[design/flow/design.v]
    localparam ADD     = 4'b0000;
    localparam SUB     = 4'b0001;
    localparam OR      = 4'b0010;
    localparam AND     = 4'b0011;
    localparam XOR     = 4'b0100;
    localparam NOT     = 4'b0101;
    localparam READ    = 4'b0110;
    localparam WRITE   = 4'b0111;
    localparam LOAD    = 4'b1000;
    localparam CMP     = 4'b1001;
    localparam SHIFT   = 4'b1010;
    localparam JMP     = 4'b1011;
    localparam JMPC    = 4'b1100;
    localparam SPECIAL = 4'b1101;
    localparam STACK   = 4'b1110;
    localparam MEM_NOP   = 2'b00;
    localparam MEM_READ  = 2'b01;
    localparam MEM_WRITE = 2'b10;
    localparam CMP_EQ_BIT       = 0;
    localparam CMP_RA_GT_RB_BIT = 1;
    localparam CMP_RB_GT_RA_BIT = 2;
    localparam CMP_RA_ZERO_BIT  = 3;
    localparam CMP_RB_ZERO_BIT  = 4;
    localparam CMP_CODE_EQ       = 3'b000;
    localparam CMP_CODE_RA_GT_RB = 3'b001;
    localparam CMP_CODE_RB_GT_RA = 3'b010;
    localparam CMP_CODE_RA_ZERO  = 3'b011;
    localparam CMP_CODE_RB_ZERO  = 3'b100;
    localparam FETCH         = 10'b0000000001;
    localparam DECODE        = 10'b0000000010;
    localparam REG_READ      = 10'b0000000100;
    localparam EXEC          = 10'b0000001000;
    localparam STORE         = 10'b0000010000;
    localparam REG_WRITE     = 10'b0000100000;
    localparam FETCH_IRQ_NUM = 10'b0001000000;
    localparam SAVE_PC       = 10'b0010000000;
    localparam ENTER_ISR     = 10'b0100000000;
    localparam DECREMENT_SP  = 10'b1000000000;
    localparam RAM_SIZE  = 16'h8000;
    localparam APP       = 16'h0064;
    localparam TIMER1_COUNT         = RAM_SIZE - 10;
    localparam TIMER_ENABLE         = RAM_SIZE - 9;
    localparam UART_1_RW            = RAM_SIZE - 2;
    localparam UART_1_RX_DATA_READY = RAM_SIZE - 1;
    localparam UART_1_TX_READY      = RAM_SIZE;
module alu(input wire I_clk,
    input wire I_reset,
    input wire I_enable,
    input wire[3:0] I_opcode,
    input wire I_opcode_mode,
    input wire[7:0] I_immediate,
    input wire[15:0] I_pc,
    input wire[15:0] I_rA,
    input wire[15:0] I_rB,
    input wire[2:0] I_compare_code,
    input wire I_irq_active,
    output reg[15:0] O_out,
    output reg O_write_rD,
    output reg O_write_pc,
    output reg O_irq_enable,
    output reg[1:0] O_memory_size,
    output reg[1:0] O_memory_mode);
     localparam ADD     = 4'b0000;
    localparam SUB     = 4'b0001;
    localparam OR      = 4'b0010;
    localparam AND     = 4'b0011;
    localparam XOR     = 4'b0100;
    localparam NOT     = 4'b0101;
    localparam READ    = 4'b0110;
    localparam WRITE   = 4'b0111;
    localparam LOAD    = 4'b1000;
    localparam CMP     = 4'b1001;
    localparam SHIFT   = 4'b1010;
    localparam JMP     = 4'b1011;
    localparam JMPC    = 4'b1100;
    localparam SPECIAL = 4'b1101;
    localparam STACK   = 4'b1110;
     localparam MEM_NOP   = 2'b00;
    localparam MEM_READ  = 2'b01;
    localparam MEM_WRITE = 2'b10;
     localparam CMP_EQ_BIT       = 0;
    localparam CMP_RA_GT_RB_BIT = 1;
    localparam CMP_RB_GT_RA_BIT = 2;
    localparam CMP_RA_ZERO_BIT  = 3;
    localparam CMP_RB_ZERO_BIT  = 4;
    localparam CMP_CODE_EQ       = 3'b000;
    localparam CMP_CODE_RA_GT_RB = 3'b001;
    localparam CMP_CODE_RB_GT_RA = 3'b010;
    localparam CMP_CODE_RA_ZERO  = 3'b011;
    localparam CMP_CODE_RB_ZERO  = 3'b100;
localparam OPCODE_MODE_SIGNED = 1'b0;
localparam OPCODE_MODE_UNSIGNED = 1'b1;
localparam OPCODE_MODE_HI = 1'b1;
localparam OPCODE_MODE_LO = 1'b0;
localparam OPCODE_MODE_IMMEDIATE = 1'b1;
reg irq_recover;
always @(posedge I_clk)
begin: ALU
    if (I_reset) begin
        O_irq_enable <= 0;
        irq_recover <= 0;
    end
    else begin
    if (I_enable == 1) begin
        if (I_opcode == ADD)
        begin
            if (I_opcode_mode == OPCODE_MODE_SIGNED)
            begin
                if (I_immediate[0] == 1) begin
                    O_out <= $signed(I_rA) + $signed({{12{I_immediate[4]}}, I_immediate[4:1]});
                end
                else begin
                    O_out <= $signed(I_rA) + $signed(I_rB);
                end
            end
            else begin
                if (I_immediate[0] == 1) begin
                    O_out <= $unsigned(I_rA) + $unsigned({12'b0, I_immediate[4:1]});
                end
                else begin
                    O_out <= $unsigned(I_rA) + $unsigned(I_rB);
                end
            end
            O_write_pc <= 0;
            O_write_rD <= 1;
            O_memory_mode <= MEM_NOP;
            O_memory_size <= 1;
        end
        else if (I_opcode == SUB)
        begin
            if (I_opcode_mode == OPCODE_MODE_SIGNED)
            begin
                if (I_immediate[0] == 1) begin
                    O_out <= $signed(I_rA) - $signed({{12{I_immediate[4]}}, I_immediate[4:1]});
                end
                else begin
                    O_out <= $signed(I_rA) - $signed(I_rB);
                end
            end
            else begin
                if (I_immediate[0] == 1) begin
                    O_out <= $unsigned(I_rA) - $signed({12'b0, I_immediate[4:1]});
                end
                else begin
                    O_out <= $unsigned(I_rA) - $unsigned(I_rB);
                end
            end
            O_write_pc <= 0;
            O_write_rD <= 1;
            O_memory_mode <= MEM_NOP;
            O_memory_size <= 1;
        end
        else if (I_opcode == OR)
        begin
            if (I_opcode_mode == OPCODE_MODE_IMMEDIATE) begin
                O_out <= I_rA | {11'b0, I_immediate[4:0]};
            end 
            else begin 
                O_out <= I_rA | I_rB;
            end
            O_write_pc <= 0;
            O_write_rD <= 1;
            O_memory_mode <= MEM_NOP;
            O_memory_size <= 1;
        end
        else if (I_opcode == AND)
        begin
            if (I_opcode_mode == OPCODE_MODE_IMMEDIATE) begin
                O_out <= I_rA & {11'b0, I_immediate[4:0]};
            end 
            else begin 
                O_out <= I_rA & I_rB;
            end
            O_write_pc <= 0;
            O_write_rD <= 1;
            O_memory_mode <= MEM_NOP;
            O_memory_size <= 1;
        end
        else if (I_opcode == XOR)
        begin
            if (I_opcode_mode == OPCODE_MODE_IMMEDIATE) begin
                O_out <= I_rA ^ {11'b0, I_immediate[4:0]};
            end 
            else begin 
                O_out <= I_rA ^ I_rB;
            end
            O_write_pc <= 0;
            O_write_rD <= 1;
            O_memory_mode <= MEM_NOP;
            O_memory_size <= 1;
        end
        else if (I_opcode == NOT)
        begin
            O_out <= ~I_rA;
            O_write_pc <= 0;
            O_write_rD <= 1;
            O_memory_mode <= MEM_NOP;
            O_memory_size <= 1;
        end
        else if (I_opcode == READ)
        begin
            O_out <= $signed(I_rA) + $signed({{11{I_immediate[4]}}, I_immediate[4:0]});
            O_write_pc <= 0;
            O_write_rD <= 1;
            O_memory_mode <= MEM_READ;
            O_memory_size <= I_opcode_mode == 1 ? 2 : 1;
        end
        else if (I_opcode == WRITE)
        begin
            O_out <= $signed(I_rA) + $signed({{11{I_immediate[4]}}, I_immediate[4:0]});
            O_write_pc <= 0;
            O_write_rD <= 0;
            O_memory_mode <= MEM_WRITE;
            O_memory_size <= I_opcode_mode == 1 ? 2 : 1;
        end
        else if (I_opcode == LOAD)
        begin
            if (I_opcode_mode == OPCODE_MODE_HI)
            begin
                O_out[15:8] <= I_immediate;
                O_out[7:0] <= 0;
            end
            else begin
                O_out[15:8] <= 0;
                O_out[7:0] <= I_immediate;
            end
            O_write_pc <= 0;
            O_write_rD <= 1;
            O_memory_mode <= MEM_NOP;
            O_memory_size <= 1;
        end
        else if (I_opcode == CMP)
        begin
            if (I_opcode_mode == OPCODE_MODE_SIGNED)
            begin
                O_out[CMP_RB_GT_RA_BIT] <= $signed(I_rA) < $signed(I_rB) ? 1 : 0;
                O_out[CMP_RA_GT_RB_BIT] <= $signed(I_rA) > $signed(I_rB) ? 1 : 0;
                O_out[CMP_EQ_BIT]       <= $signed(I_rA) == $signed(I_rB) ? 1 : 0;
                O_out[CMP_RA_ZERO_BIT]  <= $signed(I_rA) == 0 ? 1 : 0;
                O_out[CMP_RB_ZERO_BIT]  <= $signed(I_rB) == 0 ? 1 : 0;
            end
            else
            begin
                O_out[CMP_RB_GT_RA_BIT] <= $unsigned(I_rA) < $unsigned(I_rB) ? 1 : 0;
                O_out[CMP_RA_GT_RB_BIT] <= $unsigned(I_rA) > $unsigned(I_rB) ? 1 : 0;
                O_out[CMP_EQ_BIT]       <= $unsigned(I_rA) == $unsigned(I_rB) ? 1 : 0;
                O_out[CMP_RA_ZERO_BIT]  <= $unsigned(I_rA) == 0 ? 1 : 0;
                O_out[CMP_RB_ZERO_BIT]  <= $unsigned(I_rB) == 0 ? 1 : 0;
            end
            O_out[15:5] <= 0;
            O_write_pc <= 0;
            O_write_rD <= 1;
            O_memory_mode <= MEM_NOP;
            O_memory_size <= 1;
        end
        else if (I_opcode == SHIFT)
        begin
            if (I_opcode_mode == 1) begin
                O_out <= I_rA >> $unsigned(I_immediate);
            end
            else begin
                O_out <= I_rA << $unsigned(I_immediate);
            end
            O_write_pc <= 0;
            O_write_rD <= 1;
            O_memory_mode <= MEM_NOP;
            O_memory_size <= 1;
        end
        else if (I_opcode == JMP)
        begin
            if (I_opcode_mode == 0) begin
                O_out <= $signed(I_pc) + $signed({{8{I_immediate[7]}}, I_immediate});
            end
            else begin
                O_out <= I_rA;
            end
            O_write_pc <= 1;
            O_write_rD <= 0;
            O_memory_mode <= MEM_NOP;
            O_memory_size <= 1;
        end
        else if (I_opcode == JMPC)
        begin
            if (I_opcode_mode == 1) begin
                O_out <= $signed(I_pc) + $signed({{8{I_immediate[4]}}, I_immediate});
            end
            else begin
                O_out <= I_rB;
            end
            O_memory_mode <= MEM_NOP;
            O_memory_size <= 1;
            O_write_rD <= 0;
            if (I_compare_code == CMP_CODE_EQ)
            begin
                O_write_pc <= I_rA[CMP_EQ_BIT] == 1 ? 1 : 0;
            end
            else if(I_compare_code == CMP_CODE_RA_GT_RB)
            begin
                O_write_pc <= I_rA[CMP_RA_GT_RB_BIT] == 1 ? 1 : 0;
            end
            else if(I_compare_code == CMP_CODE_RB_GT_RA)
            begin
                O_write_pc <= I_rA[CMP_RB_GT_RA_BIT] == 1 ? 1 : 0;
            end
            else if(I_compare_code == CMP_CODE_RA_ZERO)
            begin
                O_write_pc <= I_rA[CMP_RA_ZERO_BIT] == 1 ? 1 : 0;
            end
            else if(I_compare_code == CMP_CODE_RB_ZERO)
            begin
                O_write_pc <= I_rA[CMP_RB_ZERO_BIT] == 1 ? 1 : 0;
            end
        end
        else if(I_opcode == SPECIAL)
        begin
            if (I_immediate[2:0] == 3'b000) begin 
                O_out <= I_pc;
                O_memory_mode <= MEM_NOP;
                O_write_rD <= 1;
                O_write_pc <= 0;
                O_memory_size <= 1;
            end
            else if (I_immediate[2:0] == 3'b001) begin 
                O_out <= I_pc;
                O_memory_mode <= MEM_NOP;
                O_write_rD <= 0;
                O_write_pc <= 0;
                O_memory_size <= 1;
                O_irq_enable <= 1;
                irq_recover <= 1;
            end
            else if (I_immediate[2:0] == 3'b010) begin 
                O_out <= I_pc;
                O_memory_mode <= MEM_NOP;
                O_write_rD <= 0;
                O_write_pc <= 0;
                O_memory_size <= 1;
                O_irq_enable <= 0;
                irq_recover <= 0;
            end
            else if (I_immediate[2:0] == 3'b100) begin 
                O_out <= $signed(I_rA) + 2;
                O_memory_mode <= MEM_READ;
                O_write_rD <= 0;
                O_write_pc <= 1;
                O_memory_size <= 2;
                O_irq_enable <= irq_recover;
            end
        end
        else if(I_opcode == STACK)
        begin
            if (I_opcode_mode == 0) begin
                O_out <= $signed(I_rA) - 2;
                O_memory_mode <= MEM_WRITE;
                O_write_rD <= 1;
                O_write_pc <= 0;
                O_memory_size <= 2;
            end 
            else if (I_opcode_mode == 1) begin
                O_out <= $signed(I_rA) + 2;
                O_memory_mode <= MEM_READ;
                O_write_rD <= 1;
                O_write_pc <= 0;
                O_memory_size <= 2;
            end
        end
    end
    if (I_irq_active) begin
        O_irq_enable <= 0;
    end
    end
end
endmodule
module ctrl_unit(input wire I_clk, 
    input wire I_reset,
    /*verilator lint_off UNUSED*/
    input wire[15:0] I_instruction,
    input wire I_mem_ready,
    input wire I_data_ready,
    input wire I_irq_enabled,
    input wire I_irq_active,
    output reg O_irq_ack,
    output reg[9:0] O_state,
    output reg O_execute,
    output reg O_push_pc);
     localparam ADD     = 4'b0000;
    localparam SUB     = 4'b0001;
    localparam OR      = 4'b0010;
    localparam AND     = 4'b0011;
    localparam XOR     = 4'b0100;
    localparam NOT     = 4'b0101;
    localparam READ    = 4'b0110;
    localparam WRITE   = 4'b0111;
    localparam LOAD    = 4'b1000;
    localparam CMP     = 4'b1001;
    localparam SHIFT   = 4'b1010;
    localparam JMP     = 4'b1011;
    localparam JMPC    = 4'b1100;
    localparam SPECIAL = 4'b1101;
    localparam STACK   = 4'b1110;
     localparam FETCH         = 10'b0000000001;
    localparam DECODE        = 10'b0000000010;
    localparam REG_READ      = 10'b0000000100;
    localparam EXEC          = 10'b0000001000;
    localparam STORE         = 10'b0000010000;
    localparam REG_WRITE     = 10'b0000100000;
    localparam FETCH_IRQ_NUM = 10'b0001000000;
    localparam SAVE_PC       = 10'b0010000000;
    localparam ENTER_ISR     = 10'b0100000000;
    localparam DECREMENT_SP  = 10'b1000000000;
reg mem_wait, wait_irq_number, irq_save_pc;
reg[15:0] instr;
always @(posedge I_clk)
begin: CTRL_UNIT
    if (I_reset == 1) 
    begin
        mem_wait <= 0;
        O_state <= 1;
        O_execute <= 0;
        O_irq_ack <= 0;
        O_push_pc <= 0;
        wait_irq_number <= 0;
        irq_save_pc <= 0;
    end
    else if (O_state == FETCH)
    begin
        if (I_mem_ready == 1 && mem_wait == 0)
        begin
            O_execute <= 1;
            mem_wait <= 1;
        end
        else if (mem_wait == 1)
        begin
            O_execute <= 0;
            if (I_data_ready == 1)
            begin
                mem_wait <= 0;
                O_state <= DECODE;
            end
        end
    end
    else if (O_state == DECODE)
    begin
        O_state <= REG_READ;
        instr <= I_instruction;
    end
    else if (O_state == REG_READ)
    begin
        O_state <= EXEC;
    end
    else if (O_state == EXEC)
    begin
        if (instr[15:12] == WRITE || instr[15:12] == READ || (instr[15:12] == SPECIAL && instr[2:0] == 3'b100) || instr[15:12] == STACK)
        begin
            if (I_mem_ready == 1 && mem_wait == 0)
            begin
                O_execute <= 1;
                mem_wait <= 1;
            end
            O_state <= STORE; 
        end
        else 
        begin
            O_state <= REG_WRITE;
        end
    end
    else if (O_state == STORE)
    begin
        if (I_mem_ready == 1 && mem_wait == 0)
        begin
            O_execute <= 1;
            mem_wait <= 1;
        end
        else if (mem_wait == 1)
        begin
            O_execute <= 0;
            if (((instr[15:12] == WRITE || (instr[15:12] == STACK && instr[8] == 0)) && I_mem_ready == 1) 
                || ((instr[15:12] == READ || (instr[15:12] == SPECIAL && instr[2:0] == 3'b100) || (instr[15:12] == STACK && instr[8])) && I_data_ready == 1))
            begin
                mem_wait <= 0;
                O_state <= REG_WRITE;
            end
        end
    end
    else if (O_state == REG_WRITE)
    begin
        if ((instr[15:12] == STACK && instr[8]) || (instr[15:12] == SPECIAL && instr[2:0] == 3'b100)) begin
            O_state <= DECREMENT_SP;
        end
        else begin
if (I_irq_enabled && I_irq_active && irq_save_pc == 0) begin
                O_irq_ack <= 1;
                O_state <= FETCH_IRQ_NUM;
            end
            else if (irq_save_pc == 1) begin
                irq_save_pc <= 0;
                O_push_pc <= 0;
                O_state <= ENTER_ISR;
            end
            else begin
                O_state <= FETCH;
            end
        end
    end
    else if (O_state == FETCH_IRQ_NUM) begin
        O_irq_ack <= 0;
        if (wait_irq_number == 1) begin
            O_state <= SAVE_PC;
            wait_irq_number <= 0;
        end
        else begin
            wait_irq_number <= 1;
        end
    end
    else if (O_state == SAVE_PC) begin
        irq_save_pc <= 1;
        O_push_pc <= 1;
        O_irq_ack <= 0;
        O_state <= DECODE;
    end
    else if (O_state == ENTER_ISR) begin
        O_state <= FETCH;
    end
    else if (O_state == DECREMENT_SP) begin
        if (I_irq_enabled && I_irq_active && irq_save_pc == 0) begin
            O_irq_ack <= 1;
            O_state <= FETCH_IRQ_NUM;
        end
        else if (irq_save_pc == 1) begin
            irq_save_pc <= 0;
            O_push_pc <= 0;
            O_state <= ENTER_ISR;
        end
        else begin
            O_state <= FETCH;
        end
    end
end
endmodule
module decoder(input wire I_clk,
    input wire I_reset, 
    input wire I_enable,
    input wire[15:0] I_instruction,
    output reg [3:0] O_opcode,
    output reg[2:0] O_rD_select,
    output reg[1:0] O_rD_write_pos,
    output reg[2:0] O_rA_select,
    output reg[2:0] O_rB_select,
    output reg[7:0] O_immediate,
    output reg O_mode);
     localparam ADD     = 4'b0000;
    localparam SUB     = 4'b0001;
    localparam OR      = 4'b0010;
    localparam AND     = 4'b0011;
    localparam XOR     = 4'b0100;
    localparam NOT     = 4'b0101;
    localparam READ    = 4'b0110;
    localparam WRITE   = 4'b0111;
    localparam LOAD    = 4'b1000;
    localparam CMP     = 4'b1001;
    localparam SHIFT   = 4'b1010;
    localparam JMP     = 4'b1011;
    localparam JMPC    = 4'b1100;
    localparam SPECIAL = 4'b1101;
    localparam STACK   = 4'b1110;
always @(posedge I_clk)
begin: decoder
    if (I_enable == 1 && I_reset == 0)
    begin
        O_opcode    <= I_instruction[15:12];
        O_rD_select <= I_instruction[11:9];
        O_rA_select <= I_instruction[7:5];
        O_rB_select <= I_instruction[4:2];
        O_mode      <= I_instruction[8];
        if (I_instruction[15:12] == WRITE)
        begin
            O_immediate <= {{3{I_instruction[11]}}, I_instruction[11:9], I_instruction[1:0]}; 
            O_rD_write_pos <= 0;
        end
        else if(I_instruction[15:12] == LOAD || I_instruction[15:12] == JMP)
        begin
            O_immediate <= I_instruction[7:0];
            if (I_instruction[8] == 0) begin
                O_rD_write_pos <= 1;
            end
            else begin
                O_rD_write_pos <= 2;
            end
        end
        else begin
            O_immediate <= {{3{I_instruction[4]}}, I_instruction[4:0]};
            O_rD_write_pos <= 0;
        end
    end
end
endmodule
module mem_ctrl(input wire I_clk,
    input wire I_reset, 
    input wire I_exec,
    input wire I_write,
    input wire[1:0] I_size,
    input wire[15:0] I_addr, 
    input wire[15:0] I_data,
    input wire MEM_ready,
    input wire[15:0] MEM_data_in,
    input wire MEM_data_ready,
    output reg[15:0] O_data, 
    output reg O_data_ready,
    output reg O_ready,
    output reg MEM_exec,
    output reg MEM_write,
    output reg[15:0] MEM_addr,
    output reg[1:0] MEM_size,
    output reg[15:0] MEM_data_out);
reg[1:0] state;
always @(*)
begin
    MEM_addr = I_addr;
    MEM_write = I_write;
    MEM_size = I_size;
    MEM_data_out = I_data;
    O_data = MEM_data_in;
    if (state == 0)
    begin
        O_ready = MEM_ready && !I_exec;
    end
    else
    begin
        O_ready = 0;
    end
end
always @(posedge I_clk)
begin: MEM_CTRL
    if (I_reset == 1) begin
        state <= 0;
        MEM_exec <= 0;
        O_data_ready <= 0;
    end
    else begin
        if (state == 0 && I_exec == 1 && MEM_ready == 1) 
        begin
            O_data_ready <= 0;
            MEM_exec <= 1;
            if (I_write == 1) 
            begin
                state <= 2;
            end
            else
            begin
                state <= 1;
            end
        end
        else if (state == 1)
        begin
            MEM_exec <= 0;
            if (MEM_data_ready == 1)
            begin
                O_data_ready <= 1;
                state <= 2;  
            end
        end
        else if (state == 2)
        begin
            MEM_exec <= 0;
            O_data_ready <= 0;
            if (MEM_ready == 1)
            begin
                state <= 0;
            end
        end
    end
end
endmodule
module pc(input wire I_clk,
    input wire I_reset,
    input wire I_enable,
    input wire[15:0] I_in,
    input wire I_write,
    output reg[15:0] O_out);
always @(posedge I_clk)
begin: PC
    if (I_reset == 1) begin
        O_out <= 0;
    end
    else if (I_enable == 1)
    begin
        if (I_write == 1)
        begin
            O_out <= I_in;
        end
        else begin
            O_out <= O_out + 2;
        end
    end
end
endmodule
module register(input wire I_clk,
    input wire I_reset, 
    input wire I_enable,
    input wire[2:0] I_rD_select,
    input wire[2:0] I_rA_select,
    input wire[2:0] I_rB_select,
    input wire[15:0] I_rD_in,
    input wire I_rD_write,
    input wire[1:0] I_rD_write_pos,
    output reg[15:0] O_rA_out,
    output reg[15:0] O_rB_out);
reg[15:0] registers[0:7];
integer i;
always @(posedge I_clk)
begin: register
    if (I_reset) begin
        for (i=0; i < 8; i=i+1) begin
            registers[i] <= 0;
        end
    end
    else if (I_enable == 1)
    begin
        O_rA_out <= registers[I_rA_select];
        O_rB_out <= registers[I_rB_select];
        if (I_rD_write == 1)
        begin
            if (I_rD_write_pos == 0) begin
                registers[I_rD_select] <= I_rD_in;
            end
            else if (I_rD_write_pos == 1) begin
                registers[I_rD_select][7:0] <= I_rD_in[7:0];
            end
            else if(I_rD_write_pos == 2) begin
                registers[I_rD_select][15:8] <= I_rD_in[15:8];
            end
        end
    end
end
endmodule
module core(input wire I_clk, 
    input wire I_reset,
    input wire I_irq_active,
    input wire MEM_ready,
    input wire[15:0] MEM_data_in, 
    input wire MEM_data_ready,
    output reg O_irq_ack,
    output reg MEM_exec, 
    output reg MEM_write,
    output reg[1:0] MEM_size, 
    output reg[15:0] MEM_addr, 
    output reg[15:0] MEM_data_out);
     localparam ADD     = 4'b0000;
    localparam SUB     = 4'b0001;
    localparam OR      = 4'b0010;
    localparam AND     = 4'b0011;
    localparam XOR     = 4'b0100;
    localparam NOT     = 4'b0101;
    localparam READ    = 4'b0110;
    localparam WRITE   = 4'b0111;
    localparam LOAD    = 4'b1000;
    localparam CMP     = 4'b1001;
    localparam SHIFT   = 4'b1010;
    localparam JMP     = 4'b1011;
    localparam JMPC    = 4'b1100;
    localparam SPECIAL = 4'b1101;
    localparam STACK   = 4'b1110;
     localparam FETCH         = 10'b0000000001;
    localparam DECODE        = 10'b0000000010;
    localparam REG_READ      = 10'b0000000100;
    localparam EXEC          = 10'b0000001000;
    localparam STORE         = 10'b0000010000;
    localparam REG_WRITE     = 10'b0000100000;
    localparam FETCH_IRQ_NUM = 10'b0001000000;
    localparam SAVE_PC       = 10'b0010000000;
    localparam ENTER_ISR     = 10'b0100000000;
    localparam DECREMENT_SP  = 10'b1000000000;
     localparam MEM_NOP   = 2'b00;
    localparam MEM_READ  = 2'b01;
    localparam MEM_WRITE = 2'b10;
    localparam RAM_SIZE  = 16'h8000;
    localparam APP       = 16'h0064;
    localparam TIMER1_COUNT         = RAM_SIZE - 10;
    localparam TIMER_ENABLE         = RAM_SIZE - 9;
    localparam UART_1_RW            = RAM_SIZE - 2;
    localparam UART_1_RX_DATA_READY = RAM_SIZE - 1;
    localparam UART_1_TX_READY      = RAM_SIZE;
localparam PUSH_PC_INSTRUCTION = {STACK, 4'b1110, {3{1'b1}}, 5'b00001};
reg alu_enable, decoder_enable, register_enable, pc_enable, mem_enable;
wire push_pc;
reg write_rD, pc_write, mem_write;
wire alu_pc_write, mem_ready, mem_execute, mem_data_ready, alu_write_rD, mode, irq_ack, alu_irq_enable;
wire[1:0] rD_write_pos;
reg[1:0] memory_mode, memory_size, alu_memory_size;
reg[2:0] reg_rD_select, rD_select, rA_select, rB_select;
reg[3:0] opcode;
reg[7:0] immediate;
reg[15:0] irq_number, pc_out, pc_in, rA_out, rB_out, alu_out, register_in, instruction, mem_addr, mem_data_in, mem_data_out;
/*verilator lint_off UNUSED*/
reg[9:0] state;
reg read_irq_number;
reg[15:0] instruction_q;
alu alu(.I_clk(I_clk),
    .I_reset(I_reset), 
    .I_enable(alu_enable),
    .I_opcode(opcode),
    .I_opcode_mode(mode),
    .I_immediate(immediate),
    .I_pc(pc_out),
    .I_rA(rA_out),
    .I_rB(rB_out),
    .I_compare_code(rD_select),
    .I_irq_active(irq_ack),
    .O_memory_mode(memory_mode),
    .O_memory_size(alu_memory_size),
    .O_out(alu_out),
    .O_write_rD(alu_write_rD),
    .O_write_pc(alu_pc_write),
    .O_irq_enable(alu_irq_enable));
ctrl_unit ctrl_unit(.I_clk(I_clk),
    .I_reset(I_reset),
    .I_irq_active(I_irq_active),
    .I_irq_enabled(alu_irq_enable), 
    .I_instruction(instruction),
    .I_mem_ready(mem_ready),
    .I_data_ready(mem_data_ready),
    .O_irq_ack(irq_ack),
    .O_state(state),
    .O_execute(mem_execute),
    .O_push_pc(push_pc));
decoder decoder(.I_clk(I_clk), 
    .I_reset(I_reset), 
    .I_enable(decoder_enable),
    .I_instruction(instruction),
    .O_opcode(opcode),
    .O_rD_select(rD_select),
    .O_rD_write_pos(rD_write_pos),
    .O_rA_select(rA_select),
    .O_rB_select(rB_select),
    .O_immediate(immediate),
    .O_mode(mode));
mem_ctrl mem_ctrl(.I_clk(I_clk), 
    .I_reset(I_reset), 
    .I_exec(mem_execute),
    .I_write(mem_write),
    .I_size(memory_size),
    .I_addr(mem_addr),
    .I_data(mem_data_in),
    .O_data(mem_data_out),
    .O_data_ready(mem_data_ready),
    .O_ready(mem_ready),
    .MEM_ready(MEM_ready),
    .MEM_exec(MEM_exec),
    .MEM_write(MEM_write),
    .MEM_size(MEM_size),
    .MEM_addr(MEM_addr),
    .MEM_data_out(MEM_data_out),
    .MEM_data_in(MEM_data_in),
    .MEM_data_ready(MEM_data_ready));
register register(.I_clk(I_clk), 
    .I_reset(I_reset), 
    .I_enable(register_enable),
    .I_rD_write(write_rD),
    .I_rD_select(reg_rD_select),
    .I_rD_write_pos(rD_write_pos),
    .I_rA_select(rA_select),
    .I_rB_select(rB_select),
    .O_rA_out(rA_out),
    .O_rB_out(rB_out),
    .I_rD_in(register_in));
pc pc(.I_clk(I_clk),
    .I_reset(I_reset), 
    .I_in(pc_in),
    .I_enable(pc_enable),
    .I_write(pc_write),
    .O_out(pc_out));
always @(posedge I_clk)
begin: INSTRUCTION_HOLD
    if (state == DECODE) begin
        instruction_q <= instruction;
    end
end
always @(posedge I_clk)
begin: IRQ_READ_NUMBER
    if (I_reset == 1) begin
        read_irq_number <= 0;
    end
    else if (irq_ack == 1) begin
        read_irq_number <= 1;
    end
    if (read_irq_number == 1) begin
        irq_number <= MEM_data_in;
        read_irq_number <= 0;
    end
end
always @(*)
begin
    begin
        if (state == DECODE) begin
            instruction = push_pc ? PUSH_PC_INSTRUCTION : MEM_data_in; 
        end
        else begin
            instruction = instruction_q;
        end
        decoder_enable = state == DECODE;
        register_enable = (state == REG_READ) || (state == REG_WRITE) || (state == DECREMENT_SP);
        alu_enable = state == EXEC;
        mem_enable = (state == STORE) || (state == SAVE_PC);
        pc_enable = (state == REG_WRITE) || (state == ENTER_ISR);
        mem_data_in = (opcode == STACK && instruction[0] == 1) ? pc_out : rB_out;
        write_rD = ((state == REG_WRITE) && alu_write_rD) || (state == DECREMENT_SP);
        memory_size = (state == FETCH) ? 2 : alu_memory_size;
        O_irq_ack = irq_ack;
        if (state != FETCH && ((opcode == SPECIAL && instruction[2:0] == 3'b100) || (opcode == STACK && instruction[8] == 1))) begin
            mem_addr = rA_out;
        end
        else begin
            mem_addr = mem_enable ? alu_out : pc_out;
        end
        if (state == DECREMENT_SP) begin
            reg_rD_select = rA_select;
        end
        else begin
            reg_rD_select = rD_select;
        end
        if (state == ENTER_ISR) begin
            pc_in = APP + irq_number * 2;
            pc_write = 1;
        end
        else if (instruction[15:12] == SPECIAL && instruction[2:0] == 3'b100) begin
            pc_in = mem_data_out;
            pc_write = 1;
        end
        else begin
            pc_in = alu_out;
            pc_write = alu_pc_write;
        end
        if (memory_mode == MEM_READ && state != DECREMENT_SP) begin
            register_in = mem_data_out;
        end
        else begin
            register_in = alu_out;
        end
        if (mem_enable && memory_mode == MEM_WRITE)
        begin
            mem_write = 1;
        end
        else begin
            mem_write = 0;
        end
    end
end
endmodule
[design/flow/run.sh]
#!/bin/bash
# the make line also repeats each setting of config.mk as NAME=value (left out here)
make -C /OpenROAD-flow-scripts/flow DESIGN_CONFIG=/design/flow/config.mk WORK_HOME=/design/flow/orfs CLKGATE_MAP_FILE= finish
[design/flow/config.mk]
export PLATFORM = sky130hd
export DESIGN_NAME = core
export DESIGN_NICKNAME = core
export VERILOG_FILES = /design/flow/design.v
export SDC_FILE = /design/flow/constraint.sdc
export NUM_CORES = 4
export LEC_CHECK = 0
export CAP_MARGIN = 5
export CORE_MARGIN = 2
export CORE_UTILIZATION = 68
export CTS_CLUSTER_DIAMETER = 28
export CTS_CLUSTER_SIZE = 20
export GPL_TIMING_DRIVEN = 1
export MAX_ROUTING_LAYER = met4
export SETUP_SLACK_MARGIN = 0.44
export SLEW_MARGIN = 20
[design/flow/constraint.sdc]
create_clock -name core_clock -period 3.67 [get_ports {I_clk}]
set_input_delay 0.7340 -clock core_clock [delete_from_list [all_inputs] [get_ports {I_clk}]]
set_output_delay 0.7340 -clock core_clock [all_outputs]
set_load 0.01 [all_outputs]
==> Slide: Implementation Results, run 1 <==
Physical Implementation Snapshot

Status
  • Outcome: stopped before the end
  • Fail Step: 5_1_grt
  • Error: [ERROR GRT-0232] Routing congestion too high. Check the congestion heatmap in the GUI.

Synth
  • Syn Nets: between 2,000 and 3,000
  • Synth Area in Adders: 0.06326
  • Synth Instances: between 2,000 and 3,000
  • Main area contributors: edfxtp_1, mux4_2, ha_1, nor2_1, a21oi_1
  • EDFF count, synth: 241
  • Seq/Total Area, Yosys: 0.3356
  • Count leader, synth: nor2_1
  • Top_reg_cell synth: edfxtp_1
  • Largest area contributor in the netlist: edfxtp_1
  • Synth Area per Inst: approximately 9.0 um^2
  • Async set or reset register ratio after synthesis: 0
  • Synth top area share: 0.2985
  • Syn Std Cell Area: 24,250 um^2
  • Mux area share: 0.1304
  • Yosys xor share: 0.04515
  • Yosys stat area: 24,250 um^2
  • AO/OA Area Share: 0.2059
  • Main logic family: AND-OR/OR-AND gates
  • Synth Warn #: 7
  • # Cells Yosys: 2,697
  • Yosys reg bits: 286
  • Synth cell count leaders: nor2_1, nand2_1, edfxtp_1, a21oi_1, o21ai_0
  • Yosys simple share: 0.1689
  • Distinct lib cells: 89

Floorplan
  • Initial core utilization: 0.6867
  • I/O pins: just under 60
  • Die Width: roughly 190 um
  • Die Span Y: between 150 and 200 um
  • Num rows: approximately 70
  • Die area: 37,190 um^2
  • Total core area: around 35,000 um^2

Placed design
  • Placed cell count: about 3,300
  • PortBufs: ~57
  • Post-DP Area: 26,480 um^2
  • Post-Place Setup Slack: -94.00 ps
  • DP Wirelength: ~76,000 um
  • GP Congestion: around 1.2

CTS
  • CTS Buffer Depth: 3
  • Hold Buf Count CTS: 0
  • H-tree depth: 2
  • CTS Buf Count: 61
  • CTS root buf: clkbuf_16
  • CTS sink cnt: about 290

GRT
  • GRT Util Overall: 0.8408
  • Remaining Overflow, GRT: 241
-- stage by stage --
stage / hold WS [ps] / util
floorplan: 411.8 / -
global placement: 439.0 / 0.7498
detailed placement: 444.1 / 0.7498
CTS: 497.0 / 0.8298
-- metal layers --
metal,GRT overflow,GRT usage
met4,81,0.8147
met3,27,0.7045
met2,122,0.9478
met1,11,0.8482
met5,-,-
-- what timing repair did --
| item | in CTS |
|---|---|
| gates cloned | 2 |
| resized | 160 |
| pin swaps | 24 |
| buffers inserted | 33 |
| endpoints found under the setup margin | 47 |
==> run 2: changes to the inputs <==
- ABC_AREA: not set -> 1
- CAP_MARGIN: 5 -> 20
- CORE_UTILIZATION: 68 -> 69
- CTS_CLUSTER_DIAMETER: 28 -> not set
- CTS_CLUSTER_SIZE: 20 -> 93
- GPL_TIMING_DRIVEN: 1 -> not set
- MAX_ROUTING_LAYER: met4 -> not set
- PLACE_DENSITY: not set -> 0.42
- SETUP_SLACK_MARGIN: 0.44 -> not set
- clock period: 3.67 -> 4.14 ns (I/O delays scaled with it)
==> Slide: Implementation Results, run 2 <==
Physical Implementation Snapshot

Status
  • Outcome: finished with violations
  • Layout Check Fails: setup timing

Min path
  • Worst Hold Depth: 2
  • Hold Path Sink: mem_ctrl.MEM_exec
  • Type of the most critical hold path: flop to flop
  • HP Start: mem_ctrl.MEM_exec

Synth
  • Synth top area share: 0.2936 (-0.004818)
  • Top_reg_cell synth: edfxtp_1
  • Async set or reset register ratio after synthesis: 0 (unchanged)
  • Main area contributors: edfxtp_1, nand2_1, o21ai_0, a21oi_1, nor2_1
  • # Cells Yosys: 3,649 (+35%)
  • Count leader, synth: nand2_1
  • Synth Warn #: 7 (unchanged)
  • Seq/Total Area, Yosys: 0.3302 (-0.005418)
  • Yosys stat area: 24,650 um^2 (+1.6%)
  • Syn Std Cell Area: 24,650 um^2 (+1.6%)
  • Yosys xor share: 0.01670 (-0.02845)
  • Syn Nets: 3,789 (+34%)
  • Synth Area per Inst: 6.754 um^2 (-25%)
  • Synth Instances: 3,649 (+35%)
  • Yosys reg bits: 286 (unchanged)
  • Mux area share: 0.0008123 (-0.1296)
  • Synth cell count leaders: nand2_1, nor2_1, inv_1, o21ai_0, a21oi_1
  • AO/OA Area Share: 0.2214 (+0.01556)
  • Distinct lib cells: 69 (-22%)
  • Yosys simple share: 0.2744 (+0.1055)
  • EDFF count, synth: 241 (unchanged)
  • Largest area contributor in the netlist: edfxtp_1
  • Main logic family: simple AND/OR/NAND/NOR gates
  • Synth Area in Adders: 0.06224 (-0.001021)

Critical path
  • Crit path launch: decoder.O_immediate[4]
  • CP Capture Type: flop
  • Worst Setup EP: alu.O_out[12]
  • Number of cells on the critical path: 18
  • Worst r2r src: decoder.O_immediate[4]
  • CP arrival: around 4500 ps
  • Highest-delay cell along the critical path: o21ai_0
  • Most frequent CP cell: nand2_1
  • CP cell instances: inv_1 -> ha_1 -> inv_1 -> nor2_1 -> inv_1 -> o21ai_0 -> a21oi_1 -> nand2_1 -> nand2_1 -> nand2_1 -> nand2_1 -> nand2_1 -> o21ai_0 -> o2111ai_1 -> nand2_1 -> inv_1 -> nand2_1 -> nand2_1
  • Worst R2R End: alu.O_out[12]
  • Setup slack, reg-to-reg: -10 ps
  • Reg2Reg Depth: 18
  • CP top delay family: AND-OR/OR-AND gates
  • Worst-path fanout max: 16
  • Critical Path Max Stage Delay: ~930 ps
  • Worst path bufs/invs: 4
  • Data required, critical path: 4470 ps
  • CP startpoint kind: flop
  • Critical path class: flop to flop

Run
  • Tool warnings: 86
  • Maxcap violations: 0

CTS
  • Latency at later pin: 590 ps
  • CTS tree: yes
  • H-tree depth: 1 (-1)
  • Hold Buf Count CTS: 0 (unchanged)
  • CTS Buffer Depth: 3 (unchanged)
  • CTS root buf: clkbuf_16
  • CTS Buf Count: 30 (-51%)
  • Clk slew on worst S/H paths: 70 ps
  • CTS sink cnt: 286 (unchanged)

GRT
  • Initial antenna violation count: 20
  • Remaining Overflow, GRT: 0
  • Vias in the first global route: roughly 27,000
  • Largest net degree at the start of global routing: 113
  • First-pass GRT wire length: between 150,000 and 200,000 um
  • GRT Util Overall: 0.6116

Power and ir drop
  • Total leakage power: approximately 12 nW
  • Pint: ~4.9 mW
  • Maximum VDD drop: slightly below 700 uV
  • Pwr/cell area: roughly 240 nW/um^2
  • Clk power: around 2.9 mW
  • Switching pwr: ~1.6 mW
  • Clock share of power: 0.441
  • Comb pwr: about 0.42 mW
  • Seq. pwr: about 3.2 mW
  • Sw Share: 0.2492
  • Largest power group: sequential cells
  • Gate power share: 0.064
  • Sequential power share: 0.495

Final layout
  • # nets final: approximately 3,800
  • Logic area: between 10,000 and 15,000 um^2
  • Layout Cells excl Fill: between 4,000 and 5,000
  • Fillers: 2,571
  • FF/Latch Area: 8138 um^2
  • Core Util, Final: 0.7627
  • Design area: 27,000 um^2
  • Synth-to-Final Area Change: 9.544%

Floorplan
  • Total core area: 35,400 um^2 (+0.24%)
  • Die Span Y: 193.0 um (about the same)
  • I/O pins: 58 (unchanged)
  • Num rows: 69 (unchanged)
  • Die area: 37,250 um^2 (+0.17%)
  • Initial core utilization: 0.6963 (+0.009566)
  • Die Width: 193.0 um (about the same)

Placed design
  • DP Wirelength: 77,310 um (+2.1%)
  • Post-DP Area: 25,760 um^2 (-2.7%)
  • GP Congestion: 1.203 (-0.73%)
  • Placed cell count: 4,089 (+25%)
  • PortBufs: 57 (unchanged)

Drt
  • Pre-antenna DRT Iters: 15
  • DRC: 0
  • Wirelength per Cell: 27.34 um
  • Vias per cell: 7.245
  • Wirelength, routed: roughly 110,000 um
  • Via count: a little over 30,000
  • Initial drt markers: 7,343
  • Antenna Violating Nets Remaining: 0

Timing
  • Max Clock Skew: about 29 ps
  • Fin. max-slew vios: 0
  • Endpoints failing hold: 0
  • Peak Freq: about 0.24 GHz
  • RSZ-0062 raised after global routing: false
  • Final setup violation count: 1
  • Slew @ Worst Pin: between 1000 and 1500 ps
  • Crit share post-route: 1.004
  • Worst relative slew slack: 0.1468
  • Setup WS post-layout: -14.56 ps
  • Setup TNS: -14.56 ps
  • Final worst path period need: just over 4000 ps
-- run 2: what timing repair did --
action,in CTS,in global routing
buffers inserted,0,9
endpoints found under the hold margin,0,0
setup endpoints to repair,0,21
resized,0,7
-- run 2: through the flow --
| step | power (mW) | worst slack, ps | hold WS (ps) |
|---|---|---|---|
| after floorplan | 3.490 | 787.2 | 426.7 |
| after global placement | 3.625 | 204.7 | 446.8 |
| after detailed placement | 3.651 | 109.5 | 453.7 |
| after CTS | 6.404 | 110.5 | 462.9 |
| after global routing | 6.586 | 1.612 | 488.3 |
| final | 6.550 | -14.56 | 490.5 |
-- run 2: routing by layer --
metal	vias to the layer above	GRT usage	part of all wire
met2	3346	0.8252	0.39
met3	1234	0.3757	0.19
li1	12420	-	-
met1	13190	0.6860	0.30
met5	-	0.04907	0.0031
met4	20	0.4790	0.12
-- run 2: area by class of cell --
class / count / share of cell area
timing repair buffer: 162 / 0.05204
inverter: 415 / 0.05793
clock buffer: 32 / 0.02887
tap: 461 / 0.02136
clock inverter: 24 / 0.009361
sequential: 286 / 0.3014
multi-input combinational: 2778 / 0.5279
antenna: 12 / 0.001112
==> run 3: changes to the inputs <==
- ABC_AREA: 1 -> not set
- CORE_UTILIZATION: 69 -> 65
- CTS_CLUSTER_DIAMETER: not set -> 27
- CTS_CLUSTER_SIZE: 93 -> not set
- PLACE_DENSITY: 0.42 -> not set
- SETUP_SLACK_MARGIN: not set -> 0.9
- TNS_END_PERCENT: not set -> 5
- clock period: 4.14 -> 3.3 ns (I/O delays scaled with it)
==> Slide: Implementation Results, run 3 <==
Physical Implementation Snapshot

Placed design
  • DP Wirelength: 78,050 um (+0.95%)
  • PortBufs: 57 (unchanged)
  • GP Congestion: 1.220 (+1.4%)
  • Post-DP Area: 27,900 um^2 (+8.3%)
  • Placed cell count: 3,442 (-16%)

Synth
  • Seq/Total Area, Yosys: 0.3356 (+0.005418)
  • Yosys reg bits: 286 (unchanged)
  • Count leader, synth: nor2_1
  • Synth Area in Adders: 0.06326 (+0.001021)
  • Main logic family: AND-OR/OR-AND gates
  • Synth Warn #: 7 (unchanged)
  • Synth cell count leaders: nor2_1, nand2_1, edfxtp_1, a21oi_1, o21ai_0
  • Top_reg_cell synth: edfxtp_1
  • Mux area share: 0.1304 (+0.1296)
  • Syn Nets: 2,837 (-25%)
  • Yosys stat area: 24,250 um^2 (-1.6%)
  • Synth Area per Inst: 8.991 um^2 (+33%)
  • EDFF count, synth: 241 (unchanged)
  • AO/OA Area Share: 0.2059 (-0.01556)
  • Yosys xor share: 0.04515 (+0.02845)
  • Syn Std Cell Area: 24,250 um^2 (-1.6%)
  • # Cells Yosys: 2,697 (-26%)
  • Synth top area share: 0.2985 (+0.004818)
  • Yosys simple share: 0.1689 (-0.1055)
  • Largest area contributor in the netlist: edfxtp_1
  • Async set or reset register ratio after synthesis: 0 (unchanged)
  • Main area contributors: edfxtp_1, mux4_2, ha_1, nor2_1, a21oi_1
  • Distinct lib cells: 89 (+29%)
  • Synth Instances: 2,697 (-26%)

Status
  • Outcome: stopped before the end
  • Error: [ERROR GRT-0116] Global routing finished with congestion. Check the congestion regions in the DRC Viewer.
  • Fail Step: 5_1_grt

CTS
  • CTS Buffer Depth: 3 (unchanged)
  • CTS root buf: clkbuf_16
  • H-tree depth: 3 (+2)
  • CTS Buf Count: 68 (+130%)
  • CTS sink cnt: 286 (unchanged)
  • Hold Buf Count CTS: 0 (unchanged)

Floorplan
  • Total core area: 36,700 um^2 (+3.7%)
  • Num rows: 70 (+1.4%)
  • Initial core utilization: 0.6608 (-0.03553)
  • I/O pins: 58 (unchanged)
  • Die area: 38,870 um^2 (+4.3%)
  • Die Width: 197.1 um (+2.2%)
  • Die Span Y: 197.1 um (+2.2%)

GRT
  • GRT Util Overall: 0.7016
  • Remaining Overflow, GRT: 16
[run 3: what timing repair did]
action | 4_1_cts
gates cloned | 3
setup buffers | 31
pin swaps | 11
endpoints found under the setup margin | 322
resized | 163
[run 3: metal layers]
metal / global-route usage / GRT overflow
met1: 0.7486 / 0
met2: 0.8820 / 3
met3: 0.4898 / 0
met4: 0.6750 / 13
met5: 0.1149 / 0
[run 3: through the flow]
| stage | power (mW) | hold WS (ps) | worst slack (ps) |
|---|---|---|---|
| after floorplan | 4.199 | 411.8 | -144.3 |
| after global placement | 4.306 | 441.2 | -195.4 |
| after detailed placement | 4.331 | 438.4 | -190.7 |
| after CTS | 11.35 | 480.5 | 25.32 |
==> run 4: changes to the inputs <==
- CELL_PAD_IN_SITES_DETAIL_PLACEMENT: not set -> 1
- CORE_ASPECT_RATIO: not set -> 0.68
- CORE_UTILIZATION: 65 -> 40
- CTS_CLUSTER_DIAMETER: 27 -> not set
- SETUP_SLACK_MARGIN: 0.9 -> not set
- TNS_END_PERCENT: 5 -> not set
- clock period: 3.3 -> 8.12 ns (I/O delays scaled with it)
==> Slide: Implementation Results, run 4 <==
Physical Implementation Snapshot

Status
  • Outcome: finished clean

Timing
  • Peak Freq: about 0.17 GHz
  • RSZ-0062 raised after global routing: false
  • Final worst path period need: ~6000 ps
  • Endpoints failing hold: 0
  • Max Clock Skew: 22.38 ps
  • Fin. max-slew vios: 0
  • Slew @ Worst Pin: roughly 1200 ps
  • Crit share post-route: 0.7360
  • Setup WS post-layout: between 2000 and 2500 ps
  • Setup TNS: 0 ps
  • Worst relative slew slack: 0.2003
  • Final setup violation count: 0

GRT
  • First-pass GRT wire length: between 150,000 and 200,000 um
  • Initial antenna violation count: 6
  • Vias in the first global route: approximately 23,000
  • Largest net degree at the start of global routing: roughly 65
  • Remaining Overflow, GRT: 0
  • GRT Util Overall: 0.3625

CTS
  • Clk slew on worst S/H paths: 70 ps
  • CTS root buf: clkbuf_16
  • H-tree depth: 1 (-2)
  • Latency at later pin: between 500 and 600 ps
  • Post-CTS setup buffers: 0 (-100%)
  • CTS tree: yes
  • Hold Buf Count CTS: 0 (unchanged)
  • CTS sink cnt: 286 (unchanged)
  • CTS Buffer Depth: 3 (unchanged)
  • Cts repair resizes: 0 (-100%)
  • CTS Buf Count: 27 (-60%)

Power and ir drop
  • Comb pwr: approximately 0.11 mW
  • Pwr Total: around 3.0 mW
  • Gate power share: 0.037
  • Sw Share: 0.2265
  • Pint: ~2.3 mW
  • Clock share of power: 0.419
  • Seq. pwr: ~1.6 mW
  • Largest power group: sequential cells
  • Total leakage power: 9.538 nW
  • Clk power: 1.25 mW
  • Pwr/cell area: ~110 nW/um^2
  • Sequential power share: 0.544
  • Maximum VDD drop: 134.3 uV
  • Switching pwr: between 0.6 and 0.7 mW

Floorplan
  • I/O pins: 58 (unchanged)
  • Die Width: 302.6 um (+53%)
  • Die Span Y: 207.0 um (+5.0%)
  • Num rows: 74 (+5.7%)
  • Die area: 62,640 um^2 (+61%)
  • Total core area: 60,000 um^2 (+63%)
  • Initial core utilization: 0.4042 (-0.2566)

Run
  • Tool warnings: ~79
  • Maxcap violations: 0

Drt
  • DRC: 0
  • Initial drt markers: between 3,000 and 4,000
  • Via count: between 20,000 and 25,000
  • Pre-antenna DRT Iters: 5
  • Vias per cell: between 6 and 7
  • Wirelength, routed: 116,400 um
  • Wirelength per Cell: around 34 um
  • Antenna Violating Nets Remaining: 0

Synth
  • Main logic family: AND-OR/OR-AND gates
  • # Cells Yosys: 2,697 (unchanged)
  • Synth Instances: 2,697 (unchanged)
  • EDFF count, synth: 241 (unchanged)
  • Main area contributors: edfxtp_1, mux4_2, ha_1, nor2_1, a21oi_1
  • AO/OA Area Share: 0.2059 (unchanged)
  • Yosys stat area: 24,250 um^2 (unchanged)
  • Async set or reset register ratio after synthesis: 0 (unchanged)
  • Yosys simple share: 0.1689 (unchanged)
  • Distinct lib cells: 89 (unchanged)
  • Seq/Total Area, Yosys: 0.3356 (unchanged)
  • Synth cell count leaders: nor2_1, nand2_1, edfxtp_1, a21oi_1, o21ai_0
  • Syn Nets: 2,837 (unchanged)
  • Synth top area share: 0.2985 (unchanged)
  • Synth Area in Adders: 0.06326 (unchanged)
  • Top_reg_cell synth: edfxtp_1
  • Largest area contributor in the netlist: edfxtp_1
  • Syn Std Cell Area: 24,250 um^2 (unchanged)
  • Yosys reg bits: 286 (unchanged)
  • Synth Warn #: 7 (unchanged)
  • Yosys xor share: 0.04515 (unchanged)
  • Count leader, synth: nor2_1
  • Mux area share: 0.1304 (unchanged)
  • Synth Area per Inst: 8.991 um^2 (unchanged)

Critical path
  • Worst-path fanout max: 32
  • Highest-delay cell along the critical path: clkdlybuf4s50_1
  • Most frequent CP cell: clkdlybuf4s50_1
  • CP arrival: between 4000 and 5000 ps
  • CP startpoint kind: primary input
  • Critical path class: primary input to output port
  • CP top delay family: buffers and inverters
  • Data required, critical path: 6500 ps
  • Setup slack, reg-to-reg: 3260 ps
  • Worst r2r src: decoder.O_immediate[4]
  • Worst R2R End: alu.O_out[6]
  • CP Capture Type: output port
  • Worst path bufs/invs: 3
  • CP cell instances: clkdlybuf4s50_1 -> a22o_1 -> nor3_1 -> a22oi_1 -> nor3_2 -> buf_4 -> nand2_1 -> o21ai_0 -> clkdlybuf4s50_1
  • Number of cells on the critical path: 9
  • Crit path launch: MEM_data_in[1]
  • Reg2Reg Depth: 11
  • Critical Path Max Stage Delay: 580 ps
  • Worst Setup EP: MEM_addr[13]

Final layout
  • Design area: 26,320 um^2
  • Synth-to-Final Area Change: 8.555%
  • FF/Latch Area: 8138 um^2
  • Fillers: between 6,000 and 7,000
  • # nets final: ~2,800
  • Logic area: between 10,000 and 15,000 um^2

Min path
  • Worst Hold Depth: 2
  • HP Start: decoder.O_rD_write_pos[1]
  • Hold Path Sink: decoder.O_rD_write_pos[1]
  • Type of the most critical hold path: flop to flop

Placed design
  • Post-Place Setup Slack: 2181 ps (+2372 ps)
  • GP Congestion: 1.034 (-15%)
  • PortBufs: 57 (unchanged)
  • DP Wirelength: 88,220 um (+13%)
  • Post-DP Area: 25,450 um^2 (-8.8%)
==> run 4: final cells by class <==
cell class	instances	share of cell area
Multi-Input combinational cell	2110	0.5666
Sequential cell	286	0.3092
Timing Repair Buffer	115	0.03907
Tap cell	798	0.03793
Clock buffer	34	0.02705
Inverter	109	0.01554
Clock inverter	15	0.004373
Antenna cell	3	0.0002852
==> run 4: per-stage QoR <==
step                cells  utilization  hold WS (ps)
floorplan            2697            -         411.8
global placement     3416       0.4241         438.0
detailed placement   3416       0.4241         438.6
CTS                  3465       0.4379         457.5
global route         3467       0.4386         498.4
finish               3470       0.4387         460.2
==> run 4: per-layer routing <==
layer | up-vias | wire [um] | track usage
met3 | 203 | 17420 | 0.1347
met2 | 1669 | 45290 | 0.4767
met4 | 2 | 2572 | 0.07304
met1 | 12210 | 51040 | 0.5554
met5 | - | 120 | 0.01459
li1 | 10010 | - | -
==> run 5: changes to the inputs <==
- ABC_AREA: not set -> 1
- CELL_PAD_IN_SITES_DETAIL_PLACEMENT: 1 -> 0
- CORE_UTILIZATION: 40 -> 16
- GPL_ROUTABILITY_DRIVEN: not set -> 0
- HOLD_SLACK_MARGIN: not set -> 0.25
- SLEW_MARGIN: 20 -> 35
- clock period: 8.12 -> 9.13 ns (I/O delays scaled with it)
==> Slide: Implementation Results, run 5 <==
Physical Implementation Snapshot

Status
  • Outcome: finished clean

Final layout
  • Synth-to-Final Area Change: 15.00%
  • Layout Cells excl Fill: 5,685 (+64%)
  • # nets final: 3,758 (+35%)

Min path
  • HP Start: decoder.O_rD_write_pos[1]
  • Hold Path Sink: decoder.O_rD_write_pos[1]
  • Type of the most critical hold path: flop to flop
  • Worst Hold Depth: 2 (unchanged)

Drt
  • Via count: 27,790 (+15%)
  • Wirelength, routed: 112,700 um (-3.2%)
  • Wirelength per Cell: 19.82 um (-41%)
  • Vias per cell: 4.888 (-30%)
  • Antenna Violating Nets Remaining: 0 (unchanged)
  • DRC: 0 (unchanged)
  • Pre-antenna DRT Iters: 13 (+8)
  • Initial drt markers: 5,346 (+54%)

Power and ir drop
  • Gate power share: 0.063 (+0.026)
  • Comb pwr: 0.176 mW (+61%)
  • Clk power: 1.16 mW (-7%)
  • Seq. pwr: 1.46 mW (-10%)
  • Maximum VDD drop: 146.1 uV (+8.7%)
  • Largest power group: sequential cells
  • Sw Share: 0.2437 (+0.01729)
  • Pwr/cell area: 98.89 nW/um^2 (-13%)
  • Pint: 2.120 mW (-8.2%)
  • Clock share of power: 0.415 (-0.004)
  • Total leakage power: 11.51 nW (+21%)
  • Sequential power share: 0.522 (-0.022)
  • Switching pwr: 0.6832 mW (+1.1%)

Timing
  • Peak Freq: approximately 0.15 GHz
  • Worst relative slew slack: 0.2975 (+0.09720)
  • Max Clock Skew: 16.09 ps (-6.293 ps)
  • Crit share post-route: 0.7260 (-0.01000)
  • Setup TNS: 0 ps (unchanged)
  • Fin. max-slew vios: 0 (unchanged)
  • Slew @ Worst Pin: 1054 ps (-141.4 ps)
  • Final worst path period need: ~6600 ps
  • Endpoints failing hold: 0 (unchanged)
  • Final setup violation count: 0 (unchanged)
  • RSZ-0062 raised after global routing: false

GRT
  • Largest net degree at the start of global routing: 89 (+37%)
  • First-pass GRT wire length: 161,500 um (-3.3%)
  • Vias in the first global route: 23,930 (+3.9%)
  • Initial antenna violation count: 4 (-2)
  • Remaining Overflow, GRT: 0 (unchanged)
  • GRT Util Overall: 0.1353 (-0.2272)

CTS
  • Latency at later pin: 580 ps (about the same)
  • CTS root buf: clkbuf_16
  • Hold Buf Count CTS: 0 (unchanged)
  • Cts repair resizes: 0 (unchanged)
  • CTS tree: yes
  • Clk slew on worst S/H paths: 70 ps (about the same)
  • Post-CTS setup buffers: 0 (unchanged)
  • H-tree depth: 1 (unchanged)
  • CTS Buf Count: 27 (unchanged)
  • CTS sink cnt: 286 (unchanged)
  • CTS Buffer Depth: 3 (unchanged)

Critical path
  • CP arrival: 4800 ps (+450 ps)
  • CP top delay family: buffers and inverters
  • CP startpoint kind: primary input
  • Worst path bufs/invs: 3 (unchanged)
  • Crit path launch: MEM_data_in[1]
  • Worst r2r src: register.O_rA_out[2]
  • Worst Setup EP: MEM_addr[12]
  • Setup slack, reg-to-reg: 4310 ps (+1050 ps)
  • Worst R2R End: alu.O_out[11]
  • CP cell instances: clkdlybuf4s50_1 -> inv_1 -> o21ai_0 -> nor3_2 -> a22o_1 -> nand2_2 -> o211ai_1 -> o21ai_0 -> clkdlybuf4s50_1
  • Reg2Reg Depth: 17 (+6)
  • Number of cells on the critical path: 9 (unchanged)
  • Critical Path Max Stage Delay: 600 ps (+20 ps)
  • Critical path class: primary input to output port
  • CP Capture Type: output port
  • Worst-path fanout max: 32 (unchanged)
  • Highest-delay cell along the critical path: clkdlybuf4s50_1
  • Data required, critical path: 7300 ps (+800 ps)

Synth
  • Synth Instances: 3,649 (+35%)
  • Yosys stat area: 24,650 um^2 (+1.6%)
  • Syn Nets: 3,789 (+34%)
  • AO/OA Area Share: 0.2214 (+0.01556)
  • Async set or reset register ratio after synthesis: 0 (unchanged)
  • Synth Warn #: 7 (unchanged)
  • Main area contributors: edfxtp_1, nand2_1, o21ai_0, a21oi_1, nor2_1
  • Top_reg_cell synth: edfxtp_1
  • Synth cell count leaders: nand2_1, nor2_1, inv_1, o21ai_0, a21oi_1
  • Yosys xor share: 0.01670 (-0.02845)
  • EDFF count, synth: 241 (unchanged)
  • Yosys simple share: 0.2744 (+0.1055)
  • Synth top area share: 0.2936 (-0.004818)
  • Seq/Total Area, Yosys: 0.3302 (-0.005418)
  • Syn Std Cell Area: 24,650 um^2 (+1.6%)
  • Count leader, synth: nand2_1
  • Mux area share: 0.0008123 (-0.1296)
  • Largest area contributor in the netlist: edfxtp_1
  • Synth Area in Adders: 0.06224 (-0.001021)
  • Main logic family: simple AND/OR/NAND/NOR gates
  • # Cells Yosys: 3,649 (+35%)
  • Yosys reg bits: 286 (unchanged)
  • Synth Area per Inst: 6.754 um^2 (-25%)
  • Distinct lib cells: 69 (-22%)

Run
  • Maxcap violations: 0 (unchanged)
  • Tool warnings: 79 (unchanged)

Placed design
  • Placed cell count: 5,629 (+65%)
  • PortBufs: 57 (unchanged)
  • DP Wirelength: 87,100 um (-1.3%)

Floorplan
  • Die Width: 480.0 um (+59%)
  • Total core area: 152,700 um^2 (+150%)
  • Num rows: 118 (+59%)
  • Initial core utilization: 0.1614 (-0.2427)
  • I/O pins: 58 (unchanged)
  • Die area: 157,300 um^2 (+150%)
  • Die Span Y: 327.6 um (+58%)
## run 5: area by class of cell
cell class,instances,area [um^2]
fillers,17440,124300
flip-flops and latches,286,8138
diodes,6,15.01
well taps,2040,2552
multi-input cells,2778,14240
clock inverters,14,132.6
inverters,415,1560
clock buffers,36,739.5
repair buffers,110,968.4
## run 5: stage by stage
step                      utilization  hold slack [ps]  area [um^2]  total power, mW  worst slack, ps
after global routing           0.1856            497.3        28330            2.877             2370
final                          0.1857            460.0        28340            2.803             2501
after floorplan                     -            426.7        24650            1.583             4212
after detailed placement       0.1798            449.2        27440            1.660             2592
after global placement         0.1797            455.3        27430            1.657             2286
after CTS                      0.1855            460.6        28310            2.801             2562
## run 5: routing by layer
metal	track usage	up-vias	share of wire
li1	-	12330	-
met1	0.2013	12970	0.43
met2	0.1588	2159	0.34
met3	0.07418	330	0.20
met4	0.03568	8	0.037
met5	0.009904	-	0.0028
==> run 6: changes to the inputs <==
- ABC_AREA: 1 -> 0
- CELL_PAD_IN_SITES_DETAIL_PLACEMENT: 0 -> 2
- CORE_ASPECT_RATIO: 0.68 -> 1.65
- CORE_UTILIZATION: 16 -> 69
- CTS_CLUSTER_DIAMETER: not set -> 206
- GPL_TIMING_DRIVEN: not set -> 1
- HOLD_SLACK_MARGIN: 0.25 -> -0.07
- MIN_ROUTING_LAYER: not set -> met1
- PLACE_DENSITY_LB_ADDON: not set -> 0.13
- SLEW_MARGIN: 35 -> 0
- TNS_END_PERCENT: not set -> 35
- clock period: 9.13 -> 8.19 ns (I/O delays scaled with it)
==> Slide: Implementation Results, run 6 <==
Physical Implementation Snapshot

Status
  • Outcome: stopped before the end
  • Fail Step: 3_5_place_dp
  • Error: Error: detail_place.tcl, 38 bad optional access

Synth
  • Syn Nets: 2,837 (-25%)
  • Yosys reg bits: 286 (unchanged)
  • Distinct lib cells: 89 (+29%)
  • EDFF count, synth: 241 (unchanged)
  • # Cells Yosys: 2,697 (-26%)
  • Largest area contributor in the netlist: edfxtp_1
  • Syn Std Cell Area: 24,250 um^2 (-1.6%)
  • Synth Area per Inst: 8.991 um^2 (+33%)
  • Synth Instances: 2,697 (-26%)
  • Yosys xor share: 0.04515 (+0.02845)
  • Async set or reset register ratio after synthesis: 0 (unchanged)
  • AO/OA Area Share: 0.2059 (-0.01556)
  • Mux area share: 0.1304 (+0.1296)
  • Synth Warn #: 7 (unchanged)
  • Main logic family: AND-OR/OR-AND gates
  • Main area contributors: edfxtp_1, mux4_2, ha_1, nor2_1, a21oi_1
  • Yosys simple share: 0.1689 (-0.1055)
  • Top_reg_cell synth: edfxtp_1
  • Synth cell count leaders: nor2_1, nand2_1, edfxtp_1, a21oi_1, o21ai_0
  • Seq/Total Area, Yosys: 0.3356 (+0.005418)
  • Count leader, synth: nor2_1
  • Synth top area share: 0.2985 (+0.004818)
  • Synth Area in Adders: 0.06326 (+0.001021)
  • Yosys stat area: 24,250 um^2 (-1.6%)

Floorplan
  • Initial core utilization: 0.6969 (+0.5355)
  • Total core area: 34,790 um^2 (-77%)
  • I/O pins: 58 (unchanged)
  • Die Width: 149.9 um (-69%)
  • Num rows: 88 (-25%)
  • Die area: 36,710 um^2 (-77%)
  • Die Span Y: 244.8 um (-25%)

Placed design
  • PortBufs: 57 (unchanged)
## run 6: metrics by stage
stage / total power [mW] / setup slack, ps / area, um^2
3_3_place_gp: 1.732 / 2485 / 25030
2_1_floorplan: 1.692 / 3497 / 24250
==> run 7: changes to the inputs <==
- ABC_AREA: 0 -> not set
- CAP_MARGIN: 20 -> 5
- CELL_PAD_IN_SITES_DETAIL_PLACEMENT: 2 -> not set
- CORE_ASPECT_RATIO: 1.65 -> not set
- CORE_UTILIZATION: 69 -> 72
- CTS_CLUSTER_DIAMETER: 206 -> 28
- CTS_CLUSTER_SIZE: not set -> 44
- GPL_ROUTABILITY_DRIVEN: 0 -> not set
- HOLD_SLACK_MARGIN: -0.07 -> not set
- MAX_ROUTING_LAYER: not set -> met4
- MIN_ROUTING_LAYER: met1 -> not set
- PLACE_DENSITY_LB_ADDON: 0.13 -> not set
- SETUP_SLACK_MARGIN: not set -> 0.79
- SLEW_MARGIN: 0 -> 20
- TNS_END_PERCENT: 35 -> not set
- clock period: 8.19 -> 4.01 ns (I/O delays scaled with it)
==> Slide: Implementation Results, run 7 <==
Physical Implementation Snapshot

Status
  • Outcome: stopped before the end
  • Fail Step: 5_1_grt
  • Error: [ERROR GRT-0116] Global routing finished with congestion. Check the congestion regions in the DRC Viewer.

GRT
  • Remaining Overflow, GRT: approximately 470
  • GRT Util Overall: 0.9181

Synth
  • Async set or reset register ratio after synthesis: 0 (unchanged)
  • Top_reg_cell synth: edfxtp_1
  • Largest area contributor in the netlist: edfxtp_1
  • Yosys xor share: 0.04515 (unchanged)
  • Yosys reg bits: 286 (unchanged)
  • Synth Area in Adders: 0.06326 (unchanged)
  • Main area contributors: edfxtp_1, mux4_2, ha_1, nor2_1, a21oi_1
  • Main logic family: AND-OR/OR-AND gates
  • Yosys stat area: 24,250 um^2 (unchanged)
  • Yosys simple share: 0.1689 (unchanged)
  • Synth Warn #: 7 (unchanged)
  • Distinct lib cells: 89 (unchanged)
  • AO/OA Area Share: 0.2059 (unchanged)
  • Synth Instances: 2,697 (unchanged)
  • Synth top area share: 0.2985 (unchanged)
  • Count leader, synth: nor2_1
  • Syn Nets: 2,837 (unchanged)
  • EDFF count, synth: 241 (unchanged)
  • Synth Area per Inst: 8.991 um^2 (unchanged)
  • # Cells Yosys: 2,697 (unchanged)
  • Seq/Total Area, Yosys: 0.3356 (unchanged)
  • Synth cell count leaders: nor2_1, nand2_1, edfxtp_1, a21oi_1, o21ai_0
  • Syn Std Cell Area: 24,250 um^2 (unchanged)
  • Mux area share: 0.1304 (unchanged)

CTS
  • Hold Buf Count CTS: 0
  • H-tree depth: 2
  • CTS root buf: clkbuf_16
  • CTS Buffer Depth: 3
  • CTS Buf Count: around 60
  • CTS sink cnt: approximately 290

Placed design
  • GP Congestion: ~1.3
  • Placed cell count: 3,175
  • DP Wirelength: between 70,000 and 80,000 um
  • Post-DP Area: ~26,000 um^2
  • PortBufs: 57 (unchanged)

Floorplan
  • Die Width: 187.5 um (+25%)
  • Initial core utilization: 0.7268 (+0.02985)
  • I/O pins: 58 (unchanged)
  • Die area: 35,160 um^2 (-4.2%)
  • Die Span Y: 187.5 um (-23%)
  • Num rows: 67 (-24%)
  • Total core area: 33,360 um^2 (-4.1%)
-- run 7: what timing repair did --
action / in CTS
pin swaps: 51
gates resized: 342
hold endpoints to repair: 0
setup endpoints to repair: 119
cloned: 7
setup buffers: 73
-- run 7: stage by stage --
step / power [mW] / setup slack, ps / utilization
global placement: 3.542 / 245.3 / 0.7744
CTS: 8.874 / 603.9 / 0.8798
detailed placement: 3.562 / 83.83 / 0.7744
floorplan: 3.456 / 565.7 / -
-- run 7: routing by layer --
layer  global-route usage  overflow
met5                    -         -
met4               0.8970       125
met3               0.8186        62
met2                1.006       239
met1               0.9166        44
Power and IR drop assume default switching activity.
